**flow/config.mk**
```make
export PLATFORM = sky130hd
export DESIGN_NAME = convolver
export DESIGN_NICKNAME = convolver
export VERILOG_FILES = /design/flow/design.v
export SDC_FILE = /design/flow/constraint.sdc
export NUM_CORES = 4
export LEC_CHECK = 0
export ABC_AREA = 1
export CAP_MARGIN = 40
export CORE_MARGIN = 2
export CORE_UTILIZATION = 72
export CTS_CLUSTER_DIAMETER = 318
export CTS_CLUSTER_SIZE = 13
export GPL_ROUTABILITY_DRIVEN = 1
export MIN_ROUTING_LAYER = met1
export PLACE_DENSITY_LB_ADDON = 0.2
export SETUP_SLACK_MARGIN = 2.03
export SLEW_MARGIN = 20
export TNS_END_PERCENT = 85
```
**flow/constraint.sdc**
```tcl
create_clock -name core_clock -period 14.9 [get_ports {clk}]
set_input_delay 2.9800 -clock core_clock [delete_from_list [all_inputs] [get_ports {clk}]]
set_output_delay 2.9800 -clock core_clock [all_outputs]
set_load 0.01 [all_outputs]
```
**flow/design.v**
```verilog
module convolver #(
    parameter N = 16,   
    parameter Q = 12,   
    parameter n = 416,  
    parameter k = 3,    
    parameter s = 1,    
    parameter NUM_MAC = 8  
)(
    input wire clk,
    input wire rst,
    input wire en,
    input wire [N-1:0] activation_in,
    input wire [(k*k*N)-1:0] weight, 
    input wire [N-1:0] batch_gamma,  
    input wire [N-1:0] batch_beta,   
    output wire [N-1:0] conv_out
);
    reg [N-1:0] line_buffer [(k-1)*n-1:0];
    wire [N-1:0] window_buffer [0:k*k-1];
    integer i;
    always @(posedge clk) begin
        if (rst) begin
            for (i = 0; i < (k-1)*n; i = i + 1) begin
                line_buffer[i] <= 0;
            end
        end else if (en) begin
            for (i = (k-1)*n-1; i > 0; i = i - 1) begin
                line_buffer[i] <= line_buffer[i-1];
            end
            line_buffer[0] <= activation_in;  
        end
    end
    genvar x, y;
    generate
        for (y = 0; y < k; y = y + 1) begin : window_row
            for (x = 0; x < k; x = x + 1) begin : window_col
                if (y == k-1) begin
                    assign window_buffer[y*k + x] = line_buffer[x];  
                end else begin
                    assign window_buffer[y*k + x] = line_buffer[y*n + x];
                end
            end
        end
    endgenerate
    reg [N-1:0] conv_temp;
    always @(*) begin
        conv_temp = 0;
        for (i = 0; i < k*k; i = i + 1) begin
            conv_temp = conv_temp + (($signed(window_buffer[i]) * $signed(weight[i*N +: N])) >>> Q);
        end
    end
    wire [N-1:0] bn_out;
    assign bn_out = (conv_temp * batch_gamma) + batch_beta;
    assign conv_out = (bn_out[N-1]) ? (bn_out >>> 3) : bn_out;  
endmodule
```
**flow/run.sh**
```bash
#!/bin/bash
# the make line also repeats each setting of config.mk as NAME=value (left out here)
make -C /OpenROAD-flow-scripts/flow DESIGN_CONFIG=/design/flow/config.mk WORK_HOME=/design/flow/orfs CLKGATE_MAP_FILE= finish
```
==> run summary, run 1 <==
status: complete, but fails checks
violated checks: negative setup slack
post-layout net count: 35400
worst path buffer plus inverter count: 20
yosys stat area: 266000 um^2
Post-Route Setup TNS: -49.52 ns
Num CTS Buffers: 585
crit path DRT: 11.92 ns
Post-Synth AOI/OAI Area: 12.9%
unrepaired setup endpoints after global routing: yes
Total GRT Usage: 27.5%
io pins: 211
minimum clock period: 18.25 ns
GRT overflow: 0
clock root cell: clkbuf_16
H-tree levels: 6
DRC violations left: 0
critical path capture point: conv_out[4]
Finish-stage setup viols: 15
Synth Flop Type: dfxtp_1
hpwl dp: 318000 um
Vias/cell: 5.37
Avg WL per Cell: 13.7 um
Cells after Synth: 34600
router iterations before antenna repair: 6
Rows: 223
asr flop ratio synth: 0%
CP Launch Type: primary input
Worst-Margin Slew: 1.19 ns
worst reg2reg path depth: 4
Worst setup startpoint: weight[52]
hold path start: line_buffer[385][1]
Init Core Util: 72.3%
Reg-to-Reg Start: line_buffer[0][5]
f_max: 0.0548 GHz
CP arrival: 15.27 ns
capturing point of the worst reg2reg path: line_buffer[0][5]
clock transition at the registers of the reported paths: 0.06 ns
clock buffer depth: 4
worst min-delay path class: reg2reg
die height: 612 um
core area: 369000 um^2
initial antenna violation count: 15
vias in the first global route: 195000
largest area contributor in the netlist: dfxtp_1
Initial DRC Count: 15900
largest net degree at the start of global routing: 267
yosys simple share: 21.6%
clock skew: 0.107 ns
CP max FO: 7
clock tree from TritonCTS: built
worst hold slack: 0.367 ns
fin crit share: 122%
largest delay contributor family on the critical path: adder cells
XOR Share, Synth: 0.769%
cell mode on critical path: fa_1
Critical Path Stages: 57
Clk Latency, worst-skew pair: 1.04 ns
gp weighted congestion: 0.904
synthesized area: 266000 um^2
drt total wl: 534000 um
DIE AREA: 375000 um^2
final hold violation count: 0
met1 Usage GRT: 37.7%
area share, top type: 50.4%
Worst Hold Path EP: line_buffer[386][1]
fin cells: 38900
DP Cell Count: 38200
first-pass GRT wire length: 904000 um
Post-Syn Nets: 36100
Adders+Majority by Area: 8.29%
# port buffers: 209
Yosys warnings: 2
Die X-Extent: 612 um
FF-to-FF setup slack: 13.52 ns
busiest grt layer: met2
MaxCap Viol Count: 0
Tool Warnings: 173
Top non-seq family: simple AND/OR/NAND/NOR gates
Crit. End Element: output pin
Synth Seq Share: 50.4%
most instantiated cells after synthesis: nand2_1, a21oi_1, dfxtp_1
area delta synth->final: 9.87%
Detail Route Antenna Nets: 0
Hold Path Stages: 2
Synth mux share: 0%
clock sinks: 6704
Synth area leaders: dfxtp_1, nand2_1, a21oi_1
number of synthesized flops with an enable pin: 0
PnR worst setup slack: -3.35 ns
routed vias: 209000
kind of critical path: in2out
Final Max Slew Viols: 0
met2 Usage GRT: 46.8%
Post-Syn Area per Cell: 7.70 um^2
GR Util met3: 2.92%
most common cell in the netlist: nand2_1
FF+latch count, synth: 6704
delay of the slowest critical-path stage: 0.56 ns
Worst path slowest cell: fa_1
post-synth cell types: 42
yosys cell count: 34600
Slew headroom: 20.7%
through the flow:
stage,setup slack [ns],utilization [%],cell area (um^2)
detailed placement,-4.36,74.5,275000
finish,-3.35,79.4,293000
CTS,-3.62,78.9,291000
global placement,-4.23,74.1,273000
global route,-3.82,79.4,293000
floorplan,-2.26,-,267000
area by class of cell:
class | count | area [um^2]
Fill cell | 24900 | 75900
Timing Repair Buffer | 1173 | 12200
Sequential cell | 6704 | 134000
Clock buffer | 589 | 14700
Antenna cell | 10 | 25.0
Clock inverter | 57 | 1210
Inverter | 1810 | 6810
Multi-Input combinational cell | 23600 | 117000
Tap cell | 4950 | 6190
routing by layer:
| layer | vias up | wire length (um) |
|---|---|---|
| li1 | 106000 | - |
| met1 | 98500 | 241000 |
| met2 | 3442 | 261000 |
| met3 | 808 | 20000 |
| met4 | 4 | 11800 |
| met5 | - | 23 |
what timing repair did:
action | in CTS | in global routing
gates cloned | 1 | 2
hold buffers | 0 | 0
setup buffers | 13 | 37
pin swaps | 52 | 145
setup endpoints to repair | 15 | 15
resized | 119 | 307
==> inputs of run 2 (changes only) <==
Settings changed: ABC_AREA 1 to not set, CAP_MARGIN 40 to 20, CORE_UTILIZATION 72 to 69, CTS_CLUSTER_DIAMETER 318 to not set, CTS_CLUSTER_SIZE 13 to 35, GPL_ROUTABILITY_DRIVEN 1 to not set, HOLD_SLACK_MARGIN set to 0.28, MIN_ROUTING_LAYER met1 to not set, PLACE_DENSITY_LB_ADDON 0.2 to not set, SETUP_SLACK_MARGIN 2.03 to -0.59, TNS_END_PERCENT 85 to not set.
Clock period 14.9 ns to 9.69 ns, I/O delays scaled along.
==> run 2 against run 1 <==
Net effect:
- the layout still fails its checks (negative setup slack)
- wire length fell by 19%
- sequential share of layout area fell by 1.4 points
- cell area rose by 3.2%
- largest cell class unchanged
- highest routed layer is now met4
==> run summary, run 2 <==
status: complete, but fails checks
violated checks: negative setup slack
die height: 630 um
clock skew: 0.0575 ns
drt total wl: 433000 um
router iterations before antenna repair: 7
synthesized area: 270000 um^2
Avg WL per Cell: 13.6 um
Hold Path Stages: 2
crit path DRT: 7.75 ns
# port buffers: 209
Synth Flop Type: dfxtp_1
yosys simple share: 11.8%
fin crit share: 169%
Worst path slowest cell: fa_2
f_max: 0.0610 GHz
fill cell count: 26400
Synth area leaders: dfxtp_1, mux2i_1, nor2_1
capturing point of the worst reg2reg path: line_buffer[1][4]
final hold violation count: 0
DRC violations left: 0
Init Core Util: 69.3%
area delta synth->final: 11.8%
Synth Seq Share: 49.7%
Detail Route Antenna Nets: 0
clock root cell: clkbuf_16
DIE AREA: 396000 um^2
Final Instance Area: 302000 um^2
first-pass GRT wire length: 756000 um
Die X-Extent: 630 um
Yosys warnings: 2
critical path capture point: conv_out[9]
Total GRT Usage: 21.5%
Worst Hold Path EP: line_buffer[56][15]
Top non-seq family: multiplexers
Vias/cell: 5.19
Worst setup startpoint: weight[69]
GRT overflow: 0
clock tree from TritonCTS: built
CP arrival: 14.46 ns
worst path buffer plus inverter count: 14
hold path start: line_buffer[55][15]
Adders+Majority by Area: 8.18%
largest area contributor in the netlist: dfxtp_1
placed cell areas: 280000 um^2
Comb area: 126000 um^2
Synth mux share: 24.9%
Clk Latency, worst-skew pair: 1.03 ns
PnR worst setup slack: -6.71 ns
delay of the slowest critical-path stage: 0.72 ns
Initial DRC Count: 8872
XOR Share, Synth: 1.06%
hpwl dp: 267000 um
number of synthesized flops with an enable pin: 0
clock transition at the registers of the reported paths: 0.06 ns
post-layout net count: 27600
CP max FO: 7
minimum clock period: 16.40 ns
yosys stat area: 270000 um^2
largest delay contributor family on the critical path: adder cells
Final Max Slew Viols: 0
Post-CTS Hold Buffers: 0
worst min-delay path class: reg2reg
kind of critical path: in2out
area share, top type: 49.7%
Cells after Synth: 26100
clock buffer depth: 4
routed vias: 165000
core area: 389000 um^2
Num CTS Buffers: 641
most common cell in the netlist: nor2_1
largest net degree at the start of global routing: 248
post-synth cell types: 58
sequential cell area: 134000 um^2
Post-Syn Nets: 27600
worst reg2reg path depth: 4
Worst-Margin Slew: 1.22 ns
asr flop ratio synth: 0%
Crit. End Element: output pin
CP Launch Type: primary input
vias in the first global route: 161000
Critical Path Stages: 51
cell mode on critical path: fa_1
Post-Synth AOI/OAI Area: 0.319%
Post-Syn Area per Cell: 10.3 um^2
MaxCap Viol Count: 0
yosys cell count: 26100
gp weighted congestion: 0.873
Rows: 229
initial antenna violation count: 7
clock sinks: 6704
unrepaired setup endpoints after global routing: yes
Reg-to-Reg Start: line_buffer[1][4]
FF-to-FF setup slack: 8.48 ns
most instantiated cells after synthesis: nor2_1, mux2i_1, dfxtp_1
Finish-stage setup viols: 15
FF+latch count, synth: 6704
Tool Warnings: 136
io pins: 211
H-tree levels: 6
Slew headroom: 18.8%
run 2: area by class of cell:
type,instances,area share (%)
sequential,6704,44.5
multi-input combinational,16600,41.7
clock buffer,979,6.35
timing repair buffer,1004,3.12
tap,5197,2.15
inverter,1178,1.47
clock inverter,188,0.778
antenna,4,0.00332
run 2: layer usage:
layer,global-route usage [%],wire length (um)
met5,0,0
met4,5.77,10100
met3,2.79,13900
met2,36.1,202000
met1,29.5,207000
run 2: repair_timing:
item	CTS	global route
resized	324	68
setup buffers	29	5
hold endpoints to repair	0	0
endpoints found under the setup margin	15	15
pin swaps	127	59
gates cloned	1	0
run 2: per-stage QoR:
stage          utilization (%)  setup TNS [ns]  worst slack (ns)  cells  hold slack (ns)
2_1_floorplan                -          -86.32             -5.79  26100            0.460
3_3_place_gp              71.9         -113.99             -7.65  30600            0.469
3_5_place_dp              71.9         -115.49             -7.77  30600            0.478
4_1_cts                   77.5         -101.14             -6.78  31800            0.450
5_1_grt                   77.5         -105.99             -7.13  31800            0.474
6_report                  77.5          -99.69             -6.71  31800            0.449
==> inputs of run 3 (changes only) <==
Settings changed: ABC_AREA set to 1, CAP_MARGIN 20 to 40, CORE_UTILIZATION 69 to 72, CTS_CLUSTER_DIAMETER set to 89, CTS_CLUSTER_SIZE 35 to 13, GPL_ROUTABILITY_DRIVEN set to 1, HOLD_SLACK_MARGIN 0.28 to not set, MIN_ROUTING_LAYER set to met1, PLACE_DENSITY_LB_ADDON set to 0.28, SETUP_SLACK_MARGIN -0.59 to -0.5, TNS_END_PERCENT set to 80.
Clock period 9.69 ns to 15.0 ns, I/O delays scaled along.
==> run 3 against run 2 <==
Net effect:
- still fails the layout checks on negative setup slack
- synthesized cell count increased by 32%
- via count increased by 26%
- final cell count increased by 22%
- hold slack got worse by 0.060 ns
- die size decreased by 5.4%
- cell area decreased by 3.2%
- global-route usage increased by 5.9 points
- non-clock buffer count increased by 126
- critical path type unchanged
- largest cell class unchanged
==> run summary, run 3 <==
status: complete, but fails checks
violated checks: negative setup slack
FF+latch count, synth: 6704
H-tree levels: 6
largest delay contributor family on the critical path: adder cells
router iterations before antenna repair: 6
Final Max Slew Viols: 0
post-layout net count: 35300
capturing point of the worst reg2reg path: line_buffer[2][0]
synthesized area: 266000 um^2
gp weighted congestion: 0.908
Worst setup startpoint: weight[133]
final hold violation count: 0
Post-CTS Hold Buffers: 0
hpwl dp: 315000 um
asr flop ratio synth: 0%
clock root cell: clkbuf_16
CP Launch Type: primary input
die height: 612 um
Reg-to-Reg Start: line_buffer[1][0]
kind of critical path: in2out
worst reg2reg path depth: 5
yosys cell count: 34600
DRC violations left: 0
PnR worst setup slack: -3.20 ns
Finish-stage setup viols: 15
Synth area leaders: dfxtp_1, nand2_1, a21oi_1
routed vias: 208000
drt total wl: 530000 um
XOR Share, Synth: 0.769%
yosys simple share: 21.6%
Initial DRC Count: 16500
most common cell in the netlist: nand2_1
Slew headroom: 16.9%
Synth Seq Share: 50.4%
clock transition at the registers of the reported paths: 0.06 ns
cell mode on critical path: fa_1
clock skew: 0.0809 ns
Post-Synth AOI/OAI Area: 12.9%
Worst path slowest cell: fa_2
delay of the slowest critical-path stage: 0.57 ns
Adders+Majority by Area: 8.29%
Clk Latency, worst-skew pair: 1.03 ns
post-place setup slack: -4.25 ns
number of synthesized flops with an enable pin: 0
area share, top type: 50.4%
Init Core Util: 72.3%
Hold Path Stages: 2
# port buffers: 209
CP arrival: 15.20 ns
fin crit share: 121%
Top non-seq family: simple AND/OR/NAND/NOR gates
initial antenna violation count: 19
f_max: 0.0549 GHz
Total GRT Usage: 27.4%
Post-Syn Nets: 36100
Synth mux share: 0%
clock tree from TritonCTS: built
Yosys warnings: 2
largest net degree at the start of global routing: 278
crit path DRT: 12.00 ns
MaxCap Viol Count: 0
yosys stat area: 266000 um^2
Vias/cell: 5.36
area delta synth->final: 9.65%
Worst Hold Path EP: line_buffer[61][1]
clock sinks: 6704
Synth Flop Type: dfxtp_1
CP max FO: 6
first-pass GRT wire length: 902000 um
worst path buffer plus inverter count: 20
DIE AREA: 375000 um^2
Worst-Margin Slew: 1.25 ns
Num CTS Buffers: 595
fin cells: 38900
Rows: 223
clock buffer depth: 4
DP Cell Count: 38200
most instantiated cells after synthesis: nand2_1, a21oi_1, dfxtp_1
critical path capture point: conv_out[5]
post-synth cell types: 42
minimum clock period: 18.20 ns
Post-Syn Area per Cell: 7.70 um^2
core area: 369000 um^2
largest area contributor in the netlist: dfxtp_1
Tool Warnings: 171
Die X-Extent: 612 um
Avg WL per Cell: 13.6 um
GRT overflow: 0
Detail Route Antenna Nets: 0
Crit. End Element: output pin
Cells after Synth: 34600
vias in the first global route: 195000
hold path start: line_buffer[60][1]
io pins: 211
worst min-delay path class: reg2reg
worst hold slack: 0.389 ns
FF-to-FF setup slack: 13.49 ns
Critical Path Stages: 55
unrepaired setup endpoints after global routing: yes
[run 3: final cells by class]
cell class                      instances  area [um^2]
Fill cell                           25000        76500
Sequential cell                      6704       134000
Antenna cell                            8         20.0
Tap cell                             4950         6190
Clock buffer                          605        15100
Clock inverter                         61         1150
Inverter                             1810         6810
Multi-Input combinational cell      23600       117000
Timing Repair Buffer                 1130        11300
[run 3: metrics by stage]
step                      area, um^2  setup TNS (ns)  util, %
final                         292000          -46.60     79.2
after detailed placement      274000          -63.12     74.5
after global placement        273000          -61.44     74.1
after CTS                     291000          -45.25     79.0
after global routing          292000          -53.40     79.2
after floorplan               267000          -32.65        -
[run 3: layer usage]
metal | global-route usage, % | up-vias | share of wire, %
met2 | 46.4 | 3530 | 49
met5 | 0 | - | 0.014
met1 | 37.8 | 97900 | 45
met4 | 6.38 | 12 | 2.0
met3 | 3.11 | 771 | 4.0
li1 | - | 106000 | -
[run 3: what timing repair did]
action,in CTS,in global routing
pin swaps,102,110
buffers inserted,19,14
resized,425,128
gates cloned,1,1
endpoints found under the setup margin,15,15
==> inputs of run 4 (changes only) <==
Settings changed: CAP_MARGIN 40 to 20, CELL_PAD_IN_SITES_DETAIL_PLACEMENT set to 0, CORE_UTILIZATION 72 to 32, CTS_CLUSTER_DIAMETER 89 to 223, CTS_CLUSTER_SIZE 13 to not set, GPL_ROUTABILITY_DRIVEN 1 to not set, MAX_ROUTING_LAYER set to met5, MIN_ROUTING_LAYER met1 to not set, PLACE_DENSITY_LB_ADDON 0.28 to 0.12, SETUP_SLACK_MARGIN -0.5 to -2.0, TNS_END_PERCENT 80 to not set.
Clock period 15.0 ns to 32.5 ns, I/O delays scaled along.
==> run 4 against run 3 <==
Net effect:
- the run now finishes clean
- global-route usage shrank 14 points
- first-iteration DRC count fell by 24%
- wire length increased by 6.1%
- via count decreased by 2.3%
- non-clock buffer count down 663
- synthesized area did not move
- cell area grew 2.8%
- synthesized cell count did not move
==> run summary, run 4 <==
status: timing/DRC/antenna clean
Worst setup startpoint: weight[113]
gp weighted congestion: 0.779
XOR Share, Synth: 0.769%
Top non-seq family: simple AND/OR/NAND/NOR gates
PnR worst setup slack: 4.76 ns
largest net degree at the start of global routing: 235
sequential cell area: 134000 um^2
post-synth cell types: 42
capturing point of the worst reg2reg path: line_buffer[3][5]
CP max FO: 14
Comb area: 116000 um^2
Synth Seq Share: 50.4%
Post-Route Setup TNS: 0 ns
DRC violations left: 0
Avg WL per Cell: 12.5 um
hpwl dp: 309000 um
Adders+Majority by Area: 8.29%
CP arrival: 21.24 ns
number of synthesized flops with an enable pin: 0
GR Util met3: 1.94%
Critical Path Stages: 45
Cells after Synth: 34600
Worst path slowest cell: clkdlybuf4s50_1
post-place setup slack: 4.63 ns
post-CTS sizing: 0
yosys cell count: 34600
post-layout net count: 34800
H-tree levels: 6
FF-to-FF setup slack: 30.95 ns
clock root cell: clkbuf_16
Total GRT Usage: 13.0%
fin cells: 45100
Crit. End Element: output pin
Rows: 335
kind of critical path: in2out
first-pass GRT wire length: 963000 um
largest area contributor in the netlist: dfxtp_1
Worst-Margin Slew: 1.13 ns
clock buffer depth: 4
fin crit share: 85.4%
CP Launch Type: primary input
Die X-Extent: 916 um
clock sinks: 6704
synthesized area: 266000 um^2
largest delay contributor family on the critical path: adder cells
most common cell in the netlist: nand2_1
yosys stat area: 266000 um^2
Vias/cell: 4.52
FF+latch count, synth: 6704
cell mode on critical path: fa_1
Synth mux share: 0%
worst path buffer plus inverter count: 9
hold path start: line_buffer[411][1]
worst reg2reg path depth: 3
critical path capture point: conv_out[13]
Worst Hold Path EP: line_buffer[412][1]
busiest grt layer: met2
met1 Usage GRT: 17.6%
io pins: 211
vias in the first global route: 196000
die height: 916 um
crit path DRT: 26.00 ns
Initial DRC Count: 12600
Slew headroom: 24.5%
DP Cell Count: 43700
Clk Latency, worst-skew pair: 1.11 ns
router iterations before antenna repair: 5
worst min-delay path class: reg2reg
delay of the slowest critical-path stage: 0.98 ns
Tool Warnings: 219
unrepaired setup endpoints after global routing: no
Init Core Util: 32.1%
Post-Syn Area per Cell: 7.70 um^2
minimum clock period: 27.74 ns
# port buffers: 209
core area: 831000 um^2
asr flop ratio synth: 0%
Finish-stage setup viols: 0
Synth Flop Type: dfxtp_1
most instantiated cells after synthesis: nand2_1, a21oi_1, dfxtp_1
area delta synth->final: 12.7%
initial antenna violation count: 48
Post-Syn Nets: 36100
clock tree from TritonCTS: built
Detail Route Antenna Nets: 0
Final Max Slew Viols: 0
Yosys warnings: 2
clock transition at the registers of the reported paths: 0.07 ns
routed vias: 204000
Setup Buffers After CTS: 0
Synth area leaders: dfxtp_1, nand2_1, a21oi_1
Reg-to-Reg Start: line_buffer[2][5]
final hold violation count: 0
met2 Usage GRT: 21.9%
DIE AREA: 840000 um^2
Hold Path Stages: 2
area share, top type: 50.4%
f_max: 0.0360 GHz
drt total wl: 562000 um
clock skew: 0.0500 ns
fill cell count: 86700
MaxCap Viol Count: 0
Post-Synth AOI/OAI Area: 12.9%
yosys simple share: 21.6%
Num CTS Buffers: 751
Post-CTS Hold Buffers: 0
GRT overflow: 0
[run 4: per-layer routing]
layer / share of wire, % / vias to the layer above
met2: 44 / 2014
met3: 3.7 / 886
met5: 0.011 / -
li1: - / 106000
met1: 50 / 95100
met4: 2.2 / 12
[run 4: metrics by stage]
stage | hold slack, ns | utilization, % | instance area [um^2]
floorplan | 0.436 | - | 266000
global placement | 0.447 | 33.2 | 275000
detailed placement | 0.452 | 33.2 | 275000
CTS | 0.393 | 36.1 | 300000
global route | 0.429 | 36.1 | 300000
finish | 0.410 | 36.1 | 300000
[run 4: area by class of cell]
cell class	instances	area share (%)
diodes	10	0.00833
clock buffers	1183	7.52
clock inverters	177	0.712
inverters	1810	2.27
multi-input cells	23600	38.7
flip-flops and latches	6704	44.7
well taps	11100	4.63
repair buffers	467	1.50
==> inputs of run 5 (changes only) <==
Settings changed: ABC_AREA 1 to not set, CELL_PAD_IN_SITES_DETAIL_PLACEMENT 0 to not set, CORE_UTILIZATION 32 to 40, CTS_CLUSTER_DIAMETER 223 to not set, GPL_TIMING_DRIVEN set to 0, MAX_ROUTING_LAYER met5 to not set, MIN_ROUTING_LAYER set to met2, PLACE_DENSITY_LB_ADDON 0.12 to not set, SETUP_SLACK_MARGIN -2.0 to not set.
Clock period 32.5 ns to 32.9 ns, I/O delays scaled along.
==> run 5 against run 4 <==
Net effect:
- register-to-register slack gained 0.16 ns
- synthesized area up 1.4%
- die size decreased by 19%
- final cell count decreased by 19%
- utilization up 9.5 points
- clock skew increased by 0.010 ns
- via count increased by 15%
- setup slack lost 0.86 ns
- still clean on timing, DRC and antenna
- global-route usage rose by 9.7 points
- largest cell class unchanged
==> run summary, run 5 <==
worst reg2reg path depth: 3
Worst setup startpoint: weight[132]
crit path DRT: 26.32 ns
unrepaired setup endpoints after global routing: no
drt total wl: 536000 um
# port buffers: 181
MaxCap Viol Count: 0
gp weighted congestion: 0.884
worst path buffer plus inverter count: 14
Post-Synth AOI/OAI Area: 0.319%
largest net degree at the start of global routing: 17
largest area contributor in the netlist: dfxtp_1
Tool Warnings: 27
post-synth cell types: 58
initial antenna violation count: 3
Post-Syn Nets: 27600
delay of the slowest critical-path stage: 0.72 ns
clock buffer depth: 4
Reg-to-Reg Start: line_buffer[0][1]
clock skew: 0.0602 ns
Vias/cell: 6.39
FF+latch count, synth: 6704
area share, top type: 49.7%
number of synthesized flops with an enable pin: 0
DRC violations left: 0
Crit. End Element: output pin
CP arrival: 22.42 ns
routed vias: 234000
synthesized area: 270000 um^2
clock root cell: clkbuf_16
post-CTS sizing: 0
kind of critical path: in2out
core area: 672000 um^2
Finish-stage setup viols: 0
DIE AREA: 682000 um^2
cell mode on critical path: fa_1
Avg WL per Cell: 14.6 um
Worst Hold Path EP: line_buffer[354][6]
final hold violation count: 0
die height: 826 um
FF-to-FF setup slack: 31.11 ns
H-tree levels: 6
Slew headroom: 14.0%
Yosys warnings: 2
Adders+Majority by Area: 8.18%
CP max FO: 10
Initial DRC Count: 21800
Post-Syn Area per Cell: 10.3 um^2
clock sinks: 6704
yosys simple share: 11.8%
Setup Buffers After CTS: 0
Init Core Util: 40.2%
largest delay contributor family on the critical path: adder cells
fin crit share: 88.2%
Worst path slowest cell: a311oi_1
asr flop ratio synth: 0%
Synth Seq Share: 49.7%
GRT overflow: 0
worst min-delay path class: reg2reg
f_max: 0.0345 GHz
hold path start: line_buffer[353][6]
capturing point of the worst reg2reg path: line_buffer[0][1]
Rows: 301
post-layout net count: 28500
clock tree from TritonCTS: built
Post-Route Setup TNS: 0 ns
minimum clock period: 29.00 ns
Die X-Extent: 826 um
Clk Latency, worst-skew pair: 1.14 ns
vias in the first global route: 262000
area delta synth->final: 13.6%
yosys cell count: 26100
Hold Path Stages: 2
CP Launch Type: primary input
status: timing/DRC/antenna clean
io pins: 211
Synth mux share: 24.9%
Top non-seq family: multiplexers
Synth area leaders: dfxtp_1, mux2i_1, nor2_1
Cells after Synth: 26100
Num CTS Buffers: 698
Worst-Margin Slew: 1.29 ns
yosys stat area: 270000 um^2
critical path capture point: conv_out[5]
most instantiated cells after synthesis: nor2_1, mux2i_1, dfxtp_1
first-pass GRT wire length: 877000 um
Synth Flop Type: dfxtp_1
Final Max Slew Viols: 0
Detail Route Antenna Nets: 0
hpwl dp: 376000 um
Post-CTS Hold Buffers: 0
clock transition at the registers of the reported paths: 0.06 ns
Total GRT Usage: 22.7%
XOR Share, Synth: 1.06%
most common cell in the netlist: nor2_1
router iterations before antenna repair: 8
Critical Path Stages: 49
run 5: metal layers:
metal  vias to the layer above  GRT usage [%]  routed length, um
li1                      85500              -                  -
met1                     87200              -                  0
met2                     58200           27.1             292000
met3                      2848           31.0             215000
met4                        67           3.88              27200
met5                         -           2.88               1550
run 5: area by class of cell:
type	instances	area [um^2]
Multi-Input combinational cell	16600	125000
Clock inverter	226	2930
Buffer	1691	6380
Fill cell	63100	366000
Antenna cell	46	115
Tap cell	8938	11200
Timing Repair Buffer	184	1880
Inverter	1178	4420
Clock buffer	1040	20600
Sequential cell	6704	134000
run 5: through the flow:
stage	worst slack [ns]	cell area, um^2	hold slack [ns]	utilization (%)	std cells
2_1_floorplan	7.21	270000	0.460	-	26100
3_3_place_gp	4.16	283000	0.471	42.1	35300
3_5_place_dp	4.10	283000	0.479	42.1	35300
4_1_cts	4.07	307000	0.441	45.6	36500
5_1_grt	3.20	307000	0.472	45.6	36500
6_report	3.90	307000	0.445	45.6	36600
==> inputs of run 6 (changes only) <==
Settings changed: ABC_AREA set to 1, CELL_PAD_IN_SITES_GLOBAL_PLACEMENT set to 1, CORE_ASPECT_RATIO set to 1.4, CORE_MARGIN 2 to 4, CORE_UTILIZATION 40 to 25, GPL_TIMING_DRIVEN 0 to not set, MIN_ROUTING_LAYER met2 to met1, PLACE_DENSITY_LB_ADDON set to 0.06.
Clock period 32.9 ns to 45.9 ns, I/O delays scaled along.
==> run 6 against run 5 <==
Net effect:
- first-iteration DRC count decreased by 57%
- setup slack improved by 8.6 ns
- via count decreased by 12%
- global-route usage decreased by 11 points
- utilization decreased by 17 points
- synthesized cell count increased by 32%
- critical path depth decreased by 1
- critical path type unchanged
- critical endpoint is now conv_out[13]
==> run summary, run 6 <==
status: timing/DRC/antenna clean
hpwl dp: 345000 um
Final Max Slew Viols: 0
unrepaired setup endpoints after global routing: no
Vias/cell: 4.28
io pins: 211
Crit. End Element: output pin
post-CTS sizing: 0
CP arrival: 24.21 ns
Final Util: 28.6%
most instantiated cells after synthesis: nand2_1, a21oi_1, dfxtp_1
DRC violations left: 0
most common cell in the netlist: nand2_1
clock sinks: 6704
FF-to-FF setup slack: 44.50 ns
cell mode on critical path: fa_1
initial antenna violation count: 34
Top non-seq family: simple AND/OR/NAND/NOR gates
routed vias: 206000
Init Core Util: 25.1%
die height: 1230 um
vias in the first global route: 207000
hold path start: line_buffer[342][10]
MaxCap Viol Count: 0
FF+latch count, synth: 6704
Worst setup startpoint: weight[50]
Worst-Margin Slew: 1.06 ns
post-place setup slack: 12.31 ns
Total GRT Usage: 11.5%
kind of critical path: in2out
largest delay contributor family on the critical path: adder cells
Post-Route Setup TNS: 0 ns
DP Cell Count: 46800
core area: 1060000 um^2
drt total wl: 635000 um
fin cells: 48200
worst reg2reg path depth: 2
PnR worst setup slack: 12.51 ns
clock transition at the registers of the reported paths: 0.05 ns
XOR Share, Synth: 0.769%
number of synthesized flops with an enable pin: 0
CP max FO: 14
f_max: 0.0300 GHz
Num CTS Buffers: 760
Worst path slowest cell: clkdlybuf4s50_1
yosys stat area: 266000 um^2
Synth area leaders: dfxtp_1, nand2_1, a21oi_1
GRT overflow: 0
worst min-delay path class: reg2reg
Synth Flop Type: dfxtp_1
synthesized area: 266000 um^2
Avg WL per Cell: 13.2 um
Post-Syn Area per Cell: 7.70 um^2
post-synth cell types: 42
first-pass GRT wire length: 1070000 um
Rows: 448
Adders+Majority by Area: 8.29%
worst path buffer plus inverter count: 11
area share, top type: 50.4%
fin crit share: 72.7%
Clk Latency, worst-skew pair: 1.06 ns
crit path DRT: 36.72 ns
critical path capture point: conv_out[13]
Initial DRC Count: 9369
minimum clock period: 33.39 ns
Post-Synth AOI/OAI Area: 12.9%
Cells after Synth: 34600
Synth mux share: 0%
Final Instance Area: 304000 um^2
Hold Path Stages: 2
worst hold slack: 0.422 ns
clock tree from TritonCTS: built
gp weighted congestion: 0.737
Finish-stage setup viols: 0
largest net degree at the start of global routing: 213
Slew headroom: 29.3%
delay of the slowest critical-path stage: 0.97 ns
Detail Route Antenna Nets: 0
Die X-Extent: 880 um
clock root cell: clkbuf_16
yosys simple share: 21.6%
Post-CTS Hold Buffers: 0
largest area contributor in the netlist: dfxtp_1
Worst Hold Path EP: line_buffer[343][10]
H-tree levels: 6
post-layout net count: 34900
placed cell areas: 280000 um^2
Setup Buffers After CTS: 0
Post-Syn Nets: 36100
Critical Path Stages: 48
Tool Warnings: 144
Reg-to-Reg Start: line_buffer[2][11]
final hold violation count: 0
Yosys warnings: 2
area delta synth->final: 14.2%
clock skew: 0.0445 ns
router iterations before antenna repair: 5
capturing point of the worst reg2reg path: line_buffer[3][11]
Synth Seq Share: 50.4%
yosys cell count: 34600
CP Launch Type: primary input
asr flop ratio synth: 0%
clock buffer depth: 5
DIE AREA: 1080000 um^2
# port buffers: 209
[run 6: area by class of cell]
class,count,area [um^2]
clock inverters,164,1570
inverters,1810,6800
well taps,14200,17700
flip-flops and latches,6704,134000
fillers,116000,759000
diodes,17,42.5
repair buffers,508,4690
multi-input cells,23600,116000
clock buffers,1189,23100
[run 6: per-layer routing]
| metal | GRT usage, % | vias to the layer above | wire length [um] |
|---|---|---|---|
| met4 | 3.51 | 10 | 19000 |
| met1 | 14.3 | 97800 | 293000 |
| met2 | 20.3 | 1632 | 301000 |
| met3 | 1.77 | 1034 | 21700 |
| met5 | 0 | - | 63 |
| li1 | - | 106000 | - |
==> inputs of run 7 (changes only) <==
Settings changed: ABC_AREA 1 to not set, CAP_MARGIN 20 to 15, CELL_PAD_IN_SITES_DETAIL_PLACEMENT set to 2, CORE_ASPECT_RATIO 1.4 to not set, CORE_MARGIN 4 to 2, CORE_UTILIZATION 25 to 50, CTS_CLUSTER_DIAMETER set to 67, CTS_CLUSTER_SIZE set to 14, GPL_ROUTABILITY_DRIVEN set to 0, GPL_TIMING_DRIVEN set to 0, MAX_ROUTING_LAYER set to met5, MIN_ROUTING_LAYER met1 to not set, PLACE_DENSITY_LB_ADDON 0.06 to 0.28, SLEW_MARGIN 20 to 10.
Clock period 45.9 ns to 15.5 ns, I/O delays scaled along.
==> run 7 against run 6 <==
Net effect:
- the run now fails in clock tree synthesis
- synthesized area is 1.4% higher
- synthesized cell count is 24% lower
- die size is 50% lower
==> run summary, run 7 <==
Adders+Majority by Area: 8.18%
Die X-Extent: 739 um
asr flop ratio synth: 0%
placed cell areas: 281000 um^2
yosys stat area: 270000 um^2
yosys cell count: 26100
core area: 537000 um^2
Post-Syn Nets: 27600
hpwl dp: 632000 um
post-synth cell types: 58
Log Error: [ERROR DPL-0033] detailed placement checks failed during check placement.
Synth mux share: 24.9%
number of synthesized flops with an enable pin: 0
most common cell in the netlist: nor2_1
yosys simple share: 11.8%
Post-Syn Area per Cell: 10.3 um^2
DIE AREA: 546000 um^2
synthesized area: 270000 um^2
Rows: 269
Exit stage: clock tree synthesis
Cells after Synth: 26100
XOR Share, Synth: 1.06%
Post-Synth AOI/OAI Area: 0.319%
area share, top type: 49.7%
Yosys warnings: 2
most instantiated cells after synthesis: nor2_1, mux2i_1, dfxtp_1
status: stopped before the end
FF+latch count, synth: 6704
Top non-seq family: multiplexers
largest area contributor in the netlist: dfxtp_1
Init Core Util: 50.3%
io pins: 211
Synth Flop Type: dfxtp_1
# port buffers: 181
Synth Seq Share: 49.7%
Synth area leaders: dfxtp_1, mux2i_1, nor2_1
die height: 739 um
## run 7: stage by stage
stage,setup WS (ns),cells
after floorplan,-2.31,26100
after global placement,-5.30,33500
after detailed placement,-6.25,33500
==> inputs of run 8 (changes only) <==
Settings changed: CAP_MARGIN 15 to 20, CELL_PAD_IN_SITES_DETAIL_PLACEMENT 2 to not set, CELL_PAD_IN_SITES_GLOBAL_PLACEMENT 1 to not set, CORE_UTILIZATION 50 to 59, CTS_CLUSTER_DIAMETER 67 to not set, CTS_CLUSTER_SIZE 14 to not set, GPL_ROUTABILITY_DRIVEN 0 to not set, GPL_TIMING_DRIVEN 0 to not set, MAX_ROUTING_LAYER met5 to not set, PLACE_DENSITY_LB_ADDON 0.28 to not set, SLEW_MARGIN 10 to 20.
Clock period 15.5 ns to 12.3 ns, I/O delays scaled along.
==> run 8 against run 7 <==
Net effect:
- now fails the layout checks on negative setup slack
- synthesized cell count unchanged
- synthesized area unchanged
- die size decreased by 15%
==> run summary, run 8 <==
Vias/cell: 5.00
largest area contributor in the netlist: dfxtp_1
gp weighted congestion: 0.853
violated checks: negative setup slack
io pins: 211
Worst-Margin Slew: 1.13 ns
Post-Syn Nets: 27600
Num CTS Buffers: 661
Adders+Majority by Area: 8.18%
hpwl dp: 267000 um
initial antenna violation count: 6
Synth Flop Type: dfxtp_1
capturing point of the worst reg2reg path: line_buffer[1][3]
asr flop ratio synth: 0%
Initial DRC Count: 8511
Reg-to-Reg Start: line_buffer[0][3]
core area: 456000 um^2
clock tree from TritonCTS: built
DP Cell Count: 31500
router iterations before antenna repair: 5
clock root cell: clkbuf_16
Finish-stage setup viols: 15
Post-Syn Area per Cell: 10.3 um^2
Die X-Extent: 680 um
post-synth cell types: 58
Worst setup startpoint: weight[118]
Post-Route Setup TNS: -77.00 ns
minimum clock period: 17.50 ns
yosys stat area: 270000 um^2
routed vias: 164000
XOR Share, Synth: 1.06%
Hold Path Stages: 2
FF-to-FF setup slack: 10.96 ns
Slew headroom: 25.0%
first-pass GRT wire length: 756000 um
final hold violation count: 0
vias in the first global route: 157000
number of synthesized flops with an enable pin: 0
DRC violations left: 0
PnR worst setup slack: -5.20 ns
clock sinks: 6704
Synth area leaders: dfxtp_1, mux2i_1, nor2_1
FF+latch count, synth: 6704
area share, top type: 49.7%
clock skew: 0.0381 ns
critical path capture point: conv_out[9]
worst reg2reg path depth: 6
hold path start: line_buffer[208][13]
yosys simple share: 11.8%
post-place setup slack: -6.32 ns
Final Max Slew Viols: 0
GRT overflow: 0
yosys cell count: 26100
Crit. End Element: output pin
status: complete, but fails checks
MaxCap Viol Count: 0
Detail Route Antenna Nets: 0
post-layout net count: 27700
Avg WL per Cell: 13.3 um
Worst Hold Path EP: line_buffer[209][13]
Rows: 248
kind of critical path: in2out
Tool Warnings: 219
CP Launch Type: primary input
fin crit share: 142%
Total GRT Usage: 18.5%
Cells after Synth: 26100
Worst path slowest cell: fa_1
CP arrival: 15.04 ns
f_max: 0.0571 GHz
unrepaired setup endpoints after global routing: yes
cell mode on critical path: fa_1
synthesized area: 270000 um^2
fin cells: 32700
most common cell in the netlist: nor2_1
delay of the slowest critical-path stage: 0.56 ns
worst path buffer plus inverter count: 16
clock buffer depth: 4
Top non-seq family: multiplexers
clock transition at the registers of the reported paths: 0.06 ns
# port buffers: 209
die height: 680 um
Post-Synth AOI/OAI Area: 0.319%
largest delay contributor family on the critical path: adder cells
Init Core Util: 59.2%
Synth mux share: 24.9%
largest net degree at the start of global routing: 233
Critical Path Stages: 52
DIE AREA: 463000 um^2
crit path DRT: 9.84 ns
drt total wl: 436000 um
Yosys warnings: 2
Synth Seq Share: 49.7%
area delta synth->final: 12.7%
CP max FO: 8
worst min-delay path class: reg2reg
H-tree levels: 6
most instantiated cells after synthesis: nor2_1, mux2i_1, dfxtp_1
Clk Latency, worst-skew pair: 1.05 ns
## run 8: through the flow
step	hold WS, ns	utilization [%]	cell area [um^2]
final	0.469	66.8	304000
after global routing	0.494	66.8	304000
after CTS	0.470	66.7	304000
after detailed placement	0.478	61.7	281000
after global placement	0.469	61.7	281000
after floorplan	0.460	-	270000
## run 8: layout make-up
cell class              count  area (um^2)
clock inverters           179         2090
repair buffers           1121        10600
clock buffers             995        19600
fillers                 36600       152000
multi-input cells       16600       126000
diodes                      3         7.51
inverters                1178         4420
well taps                6000         7510
flip-flops and latches   6704       134000
## run 8: repair_timing
| action | in CTS | in global routing |
|---|---|---|
| hold endpoints to repair | 0 | 0 |
| setup buffers | 89 | 12 |
| pin swaps | 191 | 73 |
| gates resized | 349 | 62 |
| hold buffers | 0 | 0 |
| endpoints found under the setup margin | 15 | 15 |
| gates cloned | 4 | 0 |
## run 8: per-layer routing
metal / global-route usage (%) / part of all wire (%) / vias to the layer above
met3: 2.66 / 3.4 / 643
met1: 26.1 / 50 / 76700
met5: 0 / 0.0030 / -
li1: - / - / 85000
met4: 4.68 / 2.4 / 2
met2: 29.8 / 45 / 1531
==> inputs of run 9 (changes only) <==
Settings changed: CORE_UTILIZATION 59 to 58, GPL_TIMING_DRIVEN set to 1, MAX_ROUTING_LAYER set to met5, PLACE_DENSITY_LB_ADDON set to 0.21, TNS_END_PERCENT set to 100.
Clock period 12.3 ns to 33.1 ns, I/O delays scaled along.
==> run 9 against run 8 <==
Net effect:
- now clean on timing, DRC and antenna
- utilization shrank 2.6 points
- hold slack lost 0.030 ns
- largest cell class unchanged
==> run summary, run 9 <==
status: timing/DRC/antenna clean
Synth Flop Type: dfxtp_1
Post-Route Setup TNS: 0 ns
routed vias: 162000
FF+latch count, synth: 6704
Worst path slowest cell: clkdlybuf4s50_1
Final Max Slew Viols: 0
largest area contributor in the netlist: dfxtp_1
f_max: 0.0356 GHz
Clk Latency, worst-skew pair: 1.03 ns
FF-to-FF setup slack: 31.64 ns
final hold violation count: 0
clock sinks: 6704
clock tree from TritonCTS: built
MaxCap Viol Count: 0
fin crit share: 85.0%
synthesized area: 270000 um^2
Synth Seq Share: 49.7%
most instantiated cells after synthesis: nor2_1, mux2i_1, dfxtp_1
fill cell count: 37600
delay of the slowest critical-path stage: 0.97 ns
unrepaired setup endpoints after global routing: no
critical path capture point: conv_out[1]
most common cell in the netlist: nor2_1
clock root cell: clkbuf_16
Top non-seq family: multiplexers
cell mode on critical path: fa_1
gp weighted congestion: 0.833
Adders+Majority by Area: 8.18%
Post-Syn Area per Cell: 10.3 um^2
Worst setup startpoint: weight[113]
post-CTS sizing: 0
Worst-Margin Slew: 1.19 ns
Yosys warnings: 2
Total GRT Usage: 17.3%
Synth mux share: 24.9%
yosys cell count: 26100
post-layout net count: 27000
Initial DRC Count: 8070
area share, top type: 49.7%
Cells after Synth: 26100
minimum clock period: 28.13 ns
number of synthesized flops with an enable pin: 0
Rows: 250
yosys stat area: 270000 um^2
Post-CTS Hold Buffers: 0
router iterations before antenna repair: 7
Avg WL per Cell: 12.9 um
worst hold slack: 0.439 ns
Finish-stage setup viols: 0
worst path buffer plus inverter count: 9
worst min-delay path class: reg2reg
vias in the first global route: 158000
asr flop ratio synth: 0%
sequential cell area: 134000 um^2
io pins: 211
crit path DRT: 26.48 ns
GRT overflow: 0
post-synth cell types: 58
yosys simple share: 11.8%
DRC violations left: 0
worst reg2reg path depth: 2
Detail Route Antenna Nets: 0
CP Launch Type: primary input
Crit. End Element: output pin
largest net degree at the start of global routing: 238
Synth area leaders: dfxtp_1, mux2i_1, nor2_1
clock skew: 0.0621 ns
# port buffers: 209
Num CTS Buffers: 666
Worst Hold Path EP: line_buffer[342][6]
drt total wl: 415000 um
clock buffer depth: 4
hpwl dp: 248000 um
capturing point of the worst reg2reg path: line_buffer[1][6]
Critical Path Stages: 44
Tool Warnings: 108
CP max FO: 15
Comb area: 125000 um^2
Vias/cell: 5.03
Post-Synth AOI/OAI Area: 0.319%
Post-Syn Nets: 27600
initial antenna violation count: 9
Setup Buffers After CTS: 0
area delta synth->final: 10.1%
Die X-Extent: 686 um
hold path start: line_buffer[341][6]
largest delay contributor family on the critical path: adder cells
core area: 464000 um^2
Hold Path Stages: 2
CP arrival: 21.51 ns
H-tree levels: 6
first-pass GRT wire length: 727000 um
Reg-to-Reg Start: line_buffer[0][6]
Init Core Util: 58.2%
DIE AREA: 471000 um^2
XOR Share, Synth: 1.06%
Slew headroom: 20.5%
clock transition at the registers of the reported paths: 0.06 ns
die height: 686 um
kind of critical path: in2out
run 9: cell type report:
cell class | count | share of cell area [%]
sequential | 6704 | 45.1
multi-input combinational | 16600 | 42.0
clock buffer | 1030 | 6.75
tap | 6174 | 2.60
inverter | 1178 | 1.49
timing repair buffer | 404 | 1.30
clock inverter | 159 | 0.671
antenna | 7 | 0.00589
run 9: metrics by stage:
step	cells	utilization (%)	setup WS, ns	instance area, um^2
2_1_floorplan	26100	-	7.33	270000
4_1_cts	32200	64.1	4.92	297000
3_3_place_gp	31000	59.4	5.13	275000
6_report	32200	64.1	4.97	297000
3_5_place_dp	31000	59.4	4.95	275000
5_1_grt	32200	64.1	4.30	297000
run 9: routing by layer:
layer  routed length (um)  vias to the layer above  track usage, %
met3                14300                      748            2.34
met4                11600                        0            5.23
met1               200000                    76200            22.7
li1                     -                    83400               -
met2               189000                     1679            29.7
met5                    0                        -               0
==> inputs of run 10 (changes only) <==
Settings changed: ABC_AREA set to 1, CORE_UTILIZATION 58 to 72, CTS_CLUSTER_SIZE set to 14, GPL_TIMING_DRIVEN 1 to not set, MAX_ROUTING_LAYER met5 to not set, PLACE_DENSITY_LB_ADDON 0.21 to 0.2, SETUP_SLACK_MARGIN set to 1.84, TNS_END_PERCENT 100 to not set.
Clock period 33.1 ns to 14.9 ns, I/O delays scaled along.
==> run 10 against run 9 <==
Net effect:
- the layout now fails its checks (negative setup slack)
- synthesized area fell by 1.3%
- register-to-register slack got worse by 18 ns
- synthesized cell count is 32% higher
- critical path type unchanged
- critical endpoint is now conv_out[4]
==> run summary, run 10 <==
status: complete, but fails checks
violated checks: negative setup slack
synthesized area: 266000 um^2
Detail Route Antenna Nets: 0
routed vias: 209000
Vias/cell: 5.33
largest delay contributor family on the critical path: adder cells
drt total wl: 532000 um
CP arrival: 15.15 ns
H-tree levels: 6
GRT overflow: 0
Synth area leaders: dfxtp_1, nand2_1, a21oi_1
router iterations before antenna repair: 9
yosys stat area: 266000 um^2
MaxCap Viol Count: 0
Slew headroom: 17.9%
delay of the slowest critical-path stage: 0.61 ns
Crit. End Element: output pin
post-layout net count: 35300
fin crit share: 122%
Post-Synth AOI/OAI Area: 12.9%
Reg-to-Reg Start: line_buffer[1][4]
clock sinks: 6704
clock root cell: clkbuf_16
worst reg2reg path depth: 4
clock transition at the registers of the reported paths: 0.07 ns
Clk Latency, worst-skew pair: 1.03 ns
Hold Path Stages: 2
crit path DRT: 11.92 ns
Synth Seq Share: 50.4%
Top non-seq family: simple AND/OR/NAND/NOR gates
fill cell count: 24500
cell mode on critical path: fa_1
FF-to-FF setup slack: 13.39 ns
Total GRT Usage: 27.4%
post-synth cell types: 42
critical path capture point: conv_out[4]
kind of critical path: in2out
Avg WL per Cell: 13.5 um
Die X-Extent: 612 um
core area: 369000 um^2
XOR Share, Synth: 0.769%
Synth Flop Type: dfxtp_1
Tool Warnings: 285
Critical Path Stages: 56
minimum clock period: 18.13 ns
Init Core Util: 72.3%
Synth mux share: 0%
worst min-delay path class: reg2reg
clock tree from TritonCTS: built
gp weighted congestion: 0.918
CP Launch Type: primary input
Worst path slowest cell: fa_2
Post-Syn Area per Cell: 7.70 um^2
FF+latch count, synth: 6704
worst path buffer plus inverter count: 21
clock buffer depth: 4
hpwl dp: 307000 um
first-pass GRT wire length: 902000 um
Rows: 223
# port buffers: 209
Post-Route Setup TNS: -47.20 ns
Finish-stage setup viols: 15
hold path start: line_buffer[402][3]
Yosys warnings: 2
capturing point of the worst reg2reg path: line_buffer[2][4]
DRC violations left: 0
Post-CTS Hold Buffers: 0
Adders+Majority by Area: 8.29%
Worst setup startpoint: weight[98]
Initial DRC Count: 17000
most instantiated cells after synthesis: nand2_1, a21oi_1, dfxtp_1
largest net degree at the start of global routing: 280
Post-Syn Nets: 36100
worst hold slack: 0.388 ns
Final Max Slew Viols: 0
unrepaired setup endpoints after global routing: yes
die height: 612 um
io pins: 211
clock skew: 0.0779 ns
f_max: 0.0552 GHz
yosys simple share: 21.6%
Cells after Synth: 34600
vias in the first global route: 195000
initial antenna violation count: 21
PnR worst setup slack: -3.23 ns
area share, top type: 50.4%
DIE AREA: 375000 um^2
asr flop ratio synth: 0%
final hold violation count: 0
yosys cell count: 34600
largest area contributor in the netlist: dfxtp_1
CP max FO: 8
DP Cell Count: 38100
Worst Hold Path EP: line_buffer[403][3]
area delta synth->final: 10.9%
fin cells: 39300
Worst-Margin Slew: 1.23 ns
Num CTS Buffers: 627
most common cell in the netlist: nand2_1
number of synthesized flops with an enable pin: 0
## run 10: area by class of cell
type	count	area [um^2]	area share [%]
Tap cell	4950	6190	2.10
Multi-Input combinational cell	23600	117000	39.7
Inverter	1810	6810	2.31
Sequential cell	6704	134000	45.4
Clock buffer	968	18900	6.39
Antenna cell	12	30.0	0.0102
Clock inverter	148	2150	0.728
Timing Repair Buffer	1061	9690	3.28
## run 10: repair_timing
action                                  CTS  global route
cloned                                    2             2
endpoints found under the setup margin   15            15
pin swaps                                92           110
resized                                 295           220
buffers inserted                         33            16
## run 10: routing by layer
layer / routed length (um) / GRT usage, % / vias to the layer above
li1: - / - / 107000
met1: 242000 / 38.0 / 98400
met2: 257000 / 45.9 / 3511
met3: 21500 / 3.27 / 821
met4: 11200 / 6.85 / 12
met5: 79 / 0 / -
## run 10: through the flow
step,utilization (%),setup slack [ns],instance area (um^2)
after floorplan,-,-2.26,267000
after global placement,74.0,-4.24,273000
after detailed placement,74.0,-4.26,273000
after CTS,79.9,-3.29,295000
after global routing,80.1,-3.66,295000
final,80.1,-3.23,295000
==> inputs of run 11 (changes only) <==
Settings changed: ABC_AREA 1 to not set, CELL_PAD_IN_SITES_DETAIL_PLACEMENT set to 1, CORE_ASPECT_RATIO set to 1.29, CORE_MARGIN 2 to 5, CORE_UTILIZATION 72 to 45, CTS_CLUSTER_DIAMETER set to 32, CTS_CLUSTER_SIZE 14 to not set, GPL_ROUTABILITY_DRIVEN set to 1, GPL_TIMING_DRIVEN set to 0, HOLD_SLACK_MARGIN set to 0.15, MAX_ROUTING_LAYER set to met4, PLACE_DENSITY_LB_ADDON 0.2 to 0.21, SETUP_SLACK_MARGIN 1.84 to not set, SLEW_MARGIN 20 to 5.
Clock period 14.9 ns to 21.3 ns, I/O delays scaled along.
==> run 11 against run 10 <==
Net effect:
- still fails the layout checks on negative setup slack
- critical path depth shrank 6
- synthesized area grew 1.4%
- setup slack improved by 3.1 ns
- first-iteration DRC count down 66%
- die size rose by 64%
- highest routed layer is now met4
==> run summary, run 11 <==
routed vias: 181000
hpwl dp: 433000 um
clock buffer depth: 5
XOR Share, Synth: 1.06%
PnR worst setup slack: -0.139 ns
worst reg2reg path depth: 3
yosys stat area: 270000 um^2
# port buffers: 181
Hold Path Stages: 2
critical path capture point: conv_out[6]
sequential cell area: 134000 um^2
unrepaired setup endpoints after global routing: yes
drt total wl: 637000 um
Total GRT Usage: 21.2%
Worst Hold Path EP: line_buffer[123][14]
number of synthesized flops with an enable pin: 0
DP Cell Count: 34300
synthesized area: 270000 um^2
minimum clock period: 21.44 ns
clock root cell: clkbuf_16
fill cell count: 64000
Vias/cell: 5.00
capturing point of the worst reg2reg path: line_buffer[2][2]
Critical Path Stages: 50
yosys simple share: 11.8%
Yosys warnings: 2
MaxCap Viol Count: 0
FF-to-FF setup slack: 19.71 ns
post-synth cell types: 58
CP max FO: 6
post-layout net count: 29000
clock tree from TritonCTS: built
area share, top type: 49.7%
initial antenna violation count: 10
Synth Seq Share: 49.7%
worst min-delay path class: reg2reg
first-pass GRT wire length: 1060000 um
kind of critical path: in2out
Initial DRC Count: 5767
hold path start: line_buffer[122][14]
clock sinks: 6704
placed cell areas: 282000 um^2
CP arrival: 17.18 ns
f_max: 0.0466 GHz
io pins: 211
Worst setup startpoint: weight[50]
router iterations before antenna repair: 7
CP Launch Type: primary input
violated checks: negative setup slack
crit path DRT: 17.04 ns
H-tree levels: 7
DIE AREA: 616000 um^2
cell mode on critical path: fa_1
worst path buffer plus inverter count: 18
clock skew: 0.0682 ns
Clk Latency, worst-skew pair: 1.18 ns
Post-Syn Area per Cell: 10.3 um^2
Worst-Margin Slew: 0.988 ns
Crit. End Element: output pin
area delta synth->final: 19.0%
Synth area leaders: dfxtp_1, mux2i_1, nor2_1
DRC violations left: 0
Detail Route Antenna Nets: 0
delay of the slowest critical-path stage: 0.56 ns
Comb area: 126000 um^2
core area: 599000 um^2
Post-CTS Hold Buffers: 0
Init Core Util: 45.1%
most instantiated cells after synthesis: nor2_1, mux2i_1, dfxtp_1
largest delay contributor family on the critical path: adder cells
Adders+Majority by Area: 8.18%
GRT overflow: 0
clock transition at the registers of the reported paths: 0.05 ns
FF+latch count, synth: 6704
Finish-stage setup viols: 14
yosys cell count: 26100
Post-Syn Nets: 27600
Slew headroom: 34.1%
fin cells: 36300
Die X-Extent: 692 um
Num CTS Buffers: 1112
Worst path slowest cell: fa_1
Synth Flop Type: dfxtp_1
die height: 890 um
asr flop ratio synth: 0%
Final Instance Area: 321000 um^2
Rows: 323
fin crit share: 101%
Cells after Synth: 26100
Final Max Slew Viols: 0
Post-Synth AOI/OAI Area: 0.319%
status: complete, but fails checks
gp weighted congestion: 0.888
vias in the first global route: 207000
largest area contributor in the netlist: dfxtp_1
final hold violation count: 0
Tool Warnings: 29
Top non-seq family: multiplexers
most common cell in the netlist: nor2_1
Final Util: 53.6%
Avg WL per Cell: 17.6 um
Synth mux share: 24.9%
largest net degree at the start of global routing: 17
Reg-to-Reg Start: line_buffer[2][2]
==> run 11: through the flow <==
stage          setup slack, ns  hold WS (ns)  setup TNS (ns)
2_1_floorplan            0.248         0.460               0
3_3_place_gp             -3.47         0.471          -51.12
3_5_place_dp             -3.69         0.483          -53.94
4_1_cts                -0.0122         0.443         -0.0122
5_1_grt                 -0.623         0.474           -7.92
6_report                -0.139         0.457           -1.36
==> run 11: cell type report <==
cell class                 instances  area share [%]
antenna                           12         0.00935
multi-input combinational      16600            39.3
sequential                      6704            41.8
clock inverter                   578            2.14
buffer                          1676            2.09
clock buffer                    1328            9.40
tap                             7962            3.10
timing repair buffer             278           0.819
inverter                        1178            1.38
==> run 11: what timing repair did <==
item | CTS | global route
gates cloned | 3 | 1
pin swaps | 111 | 118
resized | 523 | 140
buffers inserted | 65 | 20
setup endpoints to repair | 15 | 15
==> run 11: layer usage <==
layer  wire length (um)  vias up  global-route usage, %  share of wire, %
met1             251000    89400                   22.2                39
met3              23100     1468                   3.92               3.6
met5                  0        -                      -                 0
met4              22700        0                   8.42               3.6
met2             341000     2801                   39.3                53
li1                   -    87700                      -                 -
==> inputs of run 12 (changes only) <==
Settings changed: ABC_AREA set to 1, CELL_PAD_IN_SITES_DETAIL_PLACEMENT 1 to not set, CORE_ASPECT_RATIO 1.29 to not set, CORE_MARGIN 5 to 2, CORE_UTILIZATION 45 to 72, CTS_CLUSTER_DIAMETER 32 to not set, CTS_CLUSTER_SIZE set to 40, GPL_ROUTABILITY_DRIVEN 1 to not set, GPL_TIMING_DRIVEN 0 to not set, HOLD_SLACK_MARGIN 0.15 to not set, MAX_ROUTING_LAYER met4 to not set, PLACE_DENSITY_LB_ADDON 0.21 to not set, SETUP_SLACK_MARGIN set to -0.59, SLEW_MARGIN 5 to 20.
Clock period 21.3 ns to 14.5 ns, I/O delays scaled along.
==> run 12 against run 11 <==
Net effect:
- still fails the layout checks on negative setup slack
- die size shrank 39%
- non-clock buffer count shrank 868
- via count grew 15%
- hold slack lost 0.035 ns
- sequential share of layout area grew 3.6 points
- synthesized cell count grew 32%
- setup slack lost 3.3 ns
- utilization grew 27 points
- synthesized area shrank 1.3%
==> run summary, run 12 <==
die height: 612 um
CP arrival: 15.08 ns
Vias/cell: 5.32
largest delay contributor family on the critical path: adder cells
Worst path slowest cell: fa_2
vias in the first global route: 195000
Init Core Util: 72.3%
status: complete, but fails checks
clock sinks: 6704
synthesized area: 266000 um^2
initial antenna violation count: 24
Worst Hold Path EP: line_buffer[408][7]
Synth area leaders: dfxtp_1, nand2_1, a21oi_1
capturing point of the worst reg2reg path: line_buffer[1][3]
Cells after Synth: 34600
clock root cell: clkbuf_16
largest net degree at the start of global routing: 254
most instantiated cells after synthesis: nand2_1, a21oi_1, dfxtp_1
clock skew: 0.0511 ns
critical path capture point: conv_out[3]
DRC violations left: 0
drt total wl: 528000 um
final hold violation count: 0
Worst setup startpoint: weight[122]
worst path buffer plus inverter count: 18
router iterations before antenna repair: 8
fin crit share: 124%
worst reg2reg path depth: 4
Worst-Margin Slew: 1.17 ns
Hold Path Stages: 2
DIE AREA: 375000 um^2
routed vias: 209000
core area: 369000 um^2
asr flop ratio synth: 0%
area delta synth->final: 11.0%
Rows: 223
Total GRT Usage: 27.3%
Final Max Slew Viols: 0
most common cell in the netlist: nand2_1
# port buffers: 209
post-layout net count: 35300
kind of critical path: in2out
Adders+Majority by Area: 8.29%
f_max: 0.0556 GHz
yosys simple share: 21.6%
Reg-to-Reg Start: line_buffer[0][3]
Num CTS Buffers: 627
Synth Seq Share: 50.4%
worst min-delay path class: reg2reg
violated checks: negative setup slack
worst hold slack: 0.422 ns
cell mode on critical path: fa_1
Slew headroom: 22.1%
MaxCap Viol Count: 0
hpwl dp: 308000 um
crit path DRT: 11.60 ns
Post-Syn Nets: 36100
GRT overflow: 0
Critical Path Stages: 52
hold path start: line_buffer[407][7]
minimum clock period: 17.98 ns
XOR Share, Synth: 0.769%
FF-to-FF setup slack: 13.11 ns
clock tree from TritonCTS: built
Top non-seq family: simple AND/OR/NAND/NOR gates
Tool Warnings: 400
post-synth cell types: 42
Detail Route Antenna Nets: 0
Final Instance Area: 296000 um^2
placed cell areas: 273000 um^2
FF+latch count, synth: 6704
clock buffer depth: 4
yosys cell count: 34600
largest area contributor in the netlist: dfxtp_1
Crit. End Element: output pin
Post-Syn Area per Cell: 7.70 um^2
Initial DRC Count: 15700
H-tree levels: 6
yosys stat area: 266000 um^2
CP Launch Type: primary input
io pins: 211
Post-Synth AOI/OAI Area: 12.9%
unrepaired setup endpoints after global routing: yes
clock transition at the registers of the reported paths: 0.06 ns
number of synthesized flops with an enable pin: 0
Synth Flop Type: dfxtp_1
Yosys warnings: 2
area share, top type: 50.4%
PnR worst setup slack: -3.48 ns
first-pass GRT wire length: 898000 um
Die X-Extent: 612 um
Synth mux share: 0%
gp weighted congestion: 0.917
CP max FO: 6
Finish-stage setup viols: 15
delay of the slowest critical-path stage: 0.72 ns
Avg WL per Cell: 13.4 um
Clk Latency, worst-skew pair: 1.04 ns
run 12: repair_timing:
| item | in CTS | in global routing |
|---|---|---|
| buffers inserted | 28 | 15 |
| setup endpoints to repair | 15 | 15 |
| cloned | 2 | 1 |
| resized | 358 | 254 |
| pin swaps | 81 | 104 |
| hold buffers | 0 | 0 |
run 12: final cells by class:
cell class                      count  area, um^2
Fill cell                       24600       73000
Inverter                         1810        6830
Timing Repair Buffer             1086        9750
Clock buffer                      921       18300
Multi-Input combinational cell  23600      118000
Antenna cell                       21        52.6
Tap cell                         4950        6190
Clock inverter                    186        2630
Sequential cell                  6704      134000
run 12: per-stage QoR:
stage	std cells	TNS [ns]	setup WS [ns]	util [%]
after CTS	39300	-50.23	-3.44	79.9
after detailed placement	38100	-66.43	-4.56	74.1
final	39300	-51.13	-3.48	80.2
after global routing	39300	-57.21	-3.88	80.2
after floorplan	34600	-37.00	-2.50	-
after global placement	38100	-65.24	-4.46	74.1
run 12: per-layer routing:
| layer | global-route usage [%] | vias up | share of wire, % |
|---|---|---|---|
| met1 | 36.9 | 98200 | 45 |
| met5 | 0 | - | 0.0078 |
| met3 | 3.26 | 874 | 3.8 |
| li1 | - | 107000 | - |
| met2 | 46.5 | 3244 | 49 |
| met4 | 7.38 | 6 | 2.4 |
